lane 1:
// breakout
module breakout(
    input  clk,
    input  rst,
    input  rota,
    input  rotb,
    input  de,
    output red,
    output green,
    output blue,
    output hsync,
    output vsync
    );
clock: 7.37 ns
lec_check: 0
abc_area: 1
cap_margin: 20
core_margin: 2
core_utilization: 72
cts_cluster_diameter: 99
cts_cluster_size: 92
gpl_routability_driven: 1
gpl_timing_driven: 1
place_density: 0.64
setup_slack_margin: 1.96
slew_margin: 25
run.sh (not shown) runs the stock make flow with config.mk's settings and CLKGATE_MAP_FILE=.
## Diff of input files: lane 2 against lane 1
- SETUP_SLACK_MARGIN now 1.95, was 1.96
- CTS_CLUSTER_DIAMETER now 90, was 99
- GPL_ROUTABILITY_DRIVEN no longer set, was 1
- SLEW_MARGIN now 20, was 25
- PLACE_DENSITY no longer set, was 0.64
- CTS_CLUSTER_SIZE no longer set, was 92
- PLACE_DENSITY_LB_ADDON now 0.01, previously not set
- GPL_TIMING_DRIVEN no longer set, was 1
## What came out
Global-route usage (higher): lane 1
Lane 1 has lower met3 demand-to-capacity share in global routing than lane 2.
[lane 2] register-to-register setup slack fell 110 ps relative to lane 1
Design area across lane 2 and lane 1: no real change.
Minimum clock period after layout: lane 2 and lane 1 compared, higher one is lane 2
~same fraction of area in multi-input gates in lane 2 and lane 1
Per the comparison of lane 2 with lane 1, global-route wire length before repair lower; length in cells of the worst reg-to-reg path higher; aggregate routed wire length higher.
diff inputs: lane 2 => lane 3
- changing CORE_UTILIZATION from 72 to 70
- changing PLACE_DENSITY_LB_ADDON from 0.01 to 0.15
- setting CTS_CLUSTER_SIZE to 97 for the first time
- removing CTS_CLUSTER_DIAMETER (formerly 90)
Findings:
Clock period minus worst slack on lane 3 is down relative to lane 2. Diff lane 3..lane 2 | number of setup buffers added after CTS | unchanged. Final hold slack across lane 2 and lane 3: no real change. Lane 3 vs lane 2 — total of fill cells in the finished design dropped slightly. game_inst.ballY[2] as the critical path startpoint was reported by lane 3, and game_inst.ballY[0] by lane 2. In terms of cell area after layout, lane 3 and lane 2 differ only marginally. Looking at setup slack across lane 2 and lane 3, the one that comes out higher is lane 3. Fraction of area in registers of lane 3 is on par with lane 2. Relative to lane 2, the routed wire length of lane 3 is lower by 3.4%.
For lane 4, these inputs were changed with respect to lane 3:
- swapping 97 for 17 in CTS_CLUSTER_SIZE
## What came out
Total number of nets in the final design: lane 3 vs lane 4 identical
Compared lane 3 against lane 4; wire length within noise.
Lane 4 and lane 3 ended up with roughly the same clock network power share.
From lane 3 to lane 4 the numbers moved as follows: setup slack held steady; peak ir drop on the vdd network closely matched the old numbers; fmax flat.
Routed length on met3: lane 3 vs lane 4 identical

## alpha
Starting RTL as in the previous note.
clock: 18.1 ns
lec_check: 0
abc_area: 0
cap_margin: 20
core_margin: 2
core_utilization: 31
cts_cluster_diameter: 99
gpl_routability_driven: 1
gpl_timing_driven: 1
place_density: 0.5
setup_slack_margin: 1.39
slew_margin: 25
The inputs of beta differ from those of alpha as listed below.
Settings: swapping 31 for 71 in CORE_UTILIZATION; putting MAX_ROUTING_LAYER at met4 where nothing was set; swapping 0.5 for 0.65 in PLACE_DENSITY; putting CTS_CLUSTER_SIZE at 54 where nothing was set; swapping 99 for 256 in CTS_CLUSTER_DIAMETER; swapping 18.1 for 9.27 in the clock period (ns, I/O delays scaled along).
--- outcome ---
Measured against each other, alpha and beta differ in clock group power, the lower figure coming from alpha. beta reports its source of the critical timing path as game_inst.paddlePosition[2] while alpha reports game_inst.paddlePosition[4]. beta does worse than alpha on worst vdd rail ir drop. In the metrics for alpha and beta, the one carrying the higher sequential power share is alpha. Summary of beta over alpha: clock-cell share of area has increased; worst hold slack after final layout up 0.0090 ns. Relative to alpha, placed standard-cell area decreased by 330 um2 in beta. The core of beta is more densely filled than that of alpha. Going from alpha to beta, the worst-case setup slack after placement was found to have gone down by 6.91 ns.
For gamma, these inputs were changed with respect to beta:
Settings: changing CORE_UTILIZATION from 71 to 58; removing MAX_ROUTING_LAYER (formerly met4); changing CTS_CLUSTER_SIZE from 54 to 96; changing PLACE_DENSITY from 0.65 to 0.5; changing CTS_CLUSTER_DIAMETER from 256 to 400; changing the clock period (ns, I/O delays scaled along) from 9.27 to 18.1.
- Higher switching fraction of total power among gamma and beta: gamma
- [compare] base=beta new=gamma: clock skew essentially unchanged, area growth from synthesis to layout increased 0.60 points, combinational power decreased 49%, worst setup slack increased 7.23 ns.
- No stage failed in gamma, and the final checks on the layout all came back clean.
- beta has completed all stages; timing, DRC and antenna checks passed.

== job 1490 ==
Starting RTL as in the previous note.
export LEC_CHECK = 0
export ABC_AREA = 0
export CAP_MARGIN = 20
export CORE_MARGIN = 2
export CORE_UTILIZATION = 71
export CTS_CLUSTER_DIAMETER = 256
export CTS_CLUSTER_SIZE = 54
export GPL_ROUTABILITY_DRIVEN = 1
export GPL_TIMING_DRIVEN = 1
export MAX_ROUTING_LAYER = met4
export PLACE_DENSITY = 0.65
export SETUP_SLACK_MARGIN = -0.59
export SLEW_MARGIN = 25
create_clock -name core_clock -period 7.73 [get_ports {clk}]
diff inputs: job 1490 => job 2532
# job 1490
export LEC_CHECK = 0
export ABC_AREA = 0
export CAP_MARGIN = 20
export CORE_MARGIN = 2
export CORE_UTILIZATION = 71
export CTS_CLUSTER_DIAMETER = 256
export CTS_CLUSTER_SIZE = 54
export GPL_ROUTABILITY_DRIVEN = 1
export GPL_TIMING_DRIVEN = 1
export MAX_ROUTING_LAYER = met4
export PLACE_DENSITY = 0.65
export SETUP_SLACK_MARGIN = -0.59
export SLEW_MARGIN = 25
create_clock -name core_clock -period 7.73 [get_ports {clk}]
# job 2532
export LEC_CHECK = 0
export CAP_MARGIN = 20
export CORE_MARGIN = 2
export CORE_UTILIZATION = 64
export SLEW_MARGIN = 20
create_clock -name core_clock -period 13.3 [get_ports {clk}]
## What came out
- Job 2532 was carried through to the last stage, and its layout satisfied the timing, design-rule and antenna checks.
- Job 2532 against job 1490: number of DRC markers in iteration 0 increased by 44 relative to the old numbers; synthesized instance count closely matched the old numbers; total power decreased by about 40% relative to the old numbers.
- In terms of post-route cell area, job 1490 and job 2532 differ only marginally.
- Switching portion of total power in job 2532 vs job 1490: down 0.17 points
- From job 1490 to job 2532 the numbers moved as follows: flip-flop count flat, met3 routing resource usage after global routing down 0.78 points.
diff inputs: job 2532 => job 3869
# job 2532
export LEC_CHECK = 0
export CAP_MARGIN = 20
export CORE_MARGIN = 2
export CORE_UTILIZATION = 64
export SLEW_MARGIN = 20
create_clock -name core_clock -period 13.3 [get_ports {clk}]
# job 3869
export LEC_CHECK = 0
export ABC_AREA = 1
export CAP_MARGIN = 20
export CORE_MARGIN = 2
export CORE_UTILIZATION = 72
export CTS_CLUSTER_SIZE = 10
export SETUP_SLACK_MARGIN = 1.62
export SLEW_MARGIN = 20
create_clock -name core_clock -period 5.97 [get_ports {clk}]
--- outcome ---
Job 3869 vs job 2532 — met1 track demand over resource rose 4.8 points. Delta (job 3869 minus job 2532): fraction of power spent switching nets up 1.7 points, total wirelength of the detailed-routed design up 23%, final tally of max-slew violations flat, required time of the critical path down 5860 ps, longest individual stage delay on the worst path down 290 ps. Sequential power was lower in the run labelled job 2532. Xor-xnor portion of the synthesized cell area on job 3869 is down relative to job 2532. Combined buffer and inverter count along the critical path, job 2532 and job 3869, lower one = job 3869. Run comparison: job 2532 dominant kind of combinational cell AND-OR/OR-AND gates; job 3869 dominant kind of combinational cell simple AND/OR/NAND/NOR gates. Job 2532 reports its first element of the critical path as game_inst.paddlePosition[2] while job 3869 reports game_inst.paddlePosition[5]. Looking at Yosys chip area, job 3869 sits about 13% above job 2532. The fraction of area in clock buffers and inverters reported for job 3869 is smaller than that of job 2532 by 0.58 points.
No activity file was given, so power comes from the tool's default toggle rates.
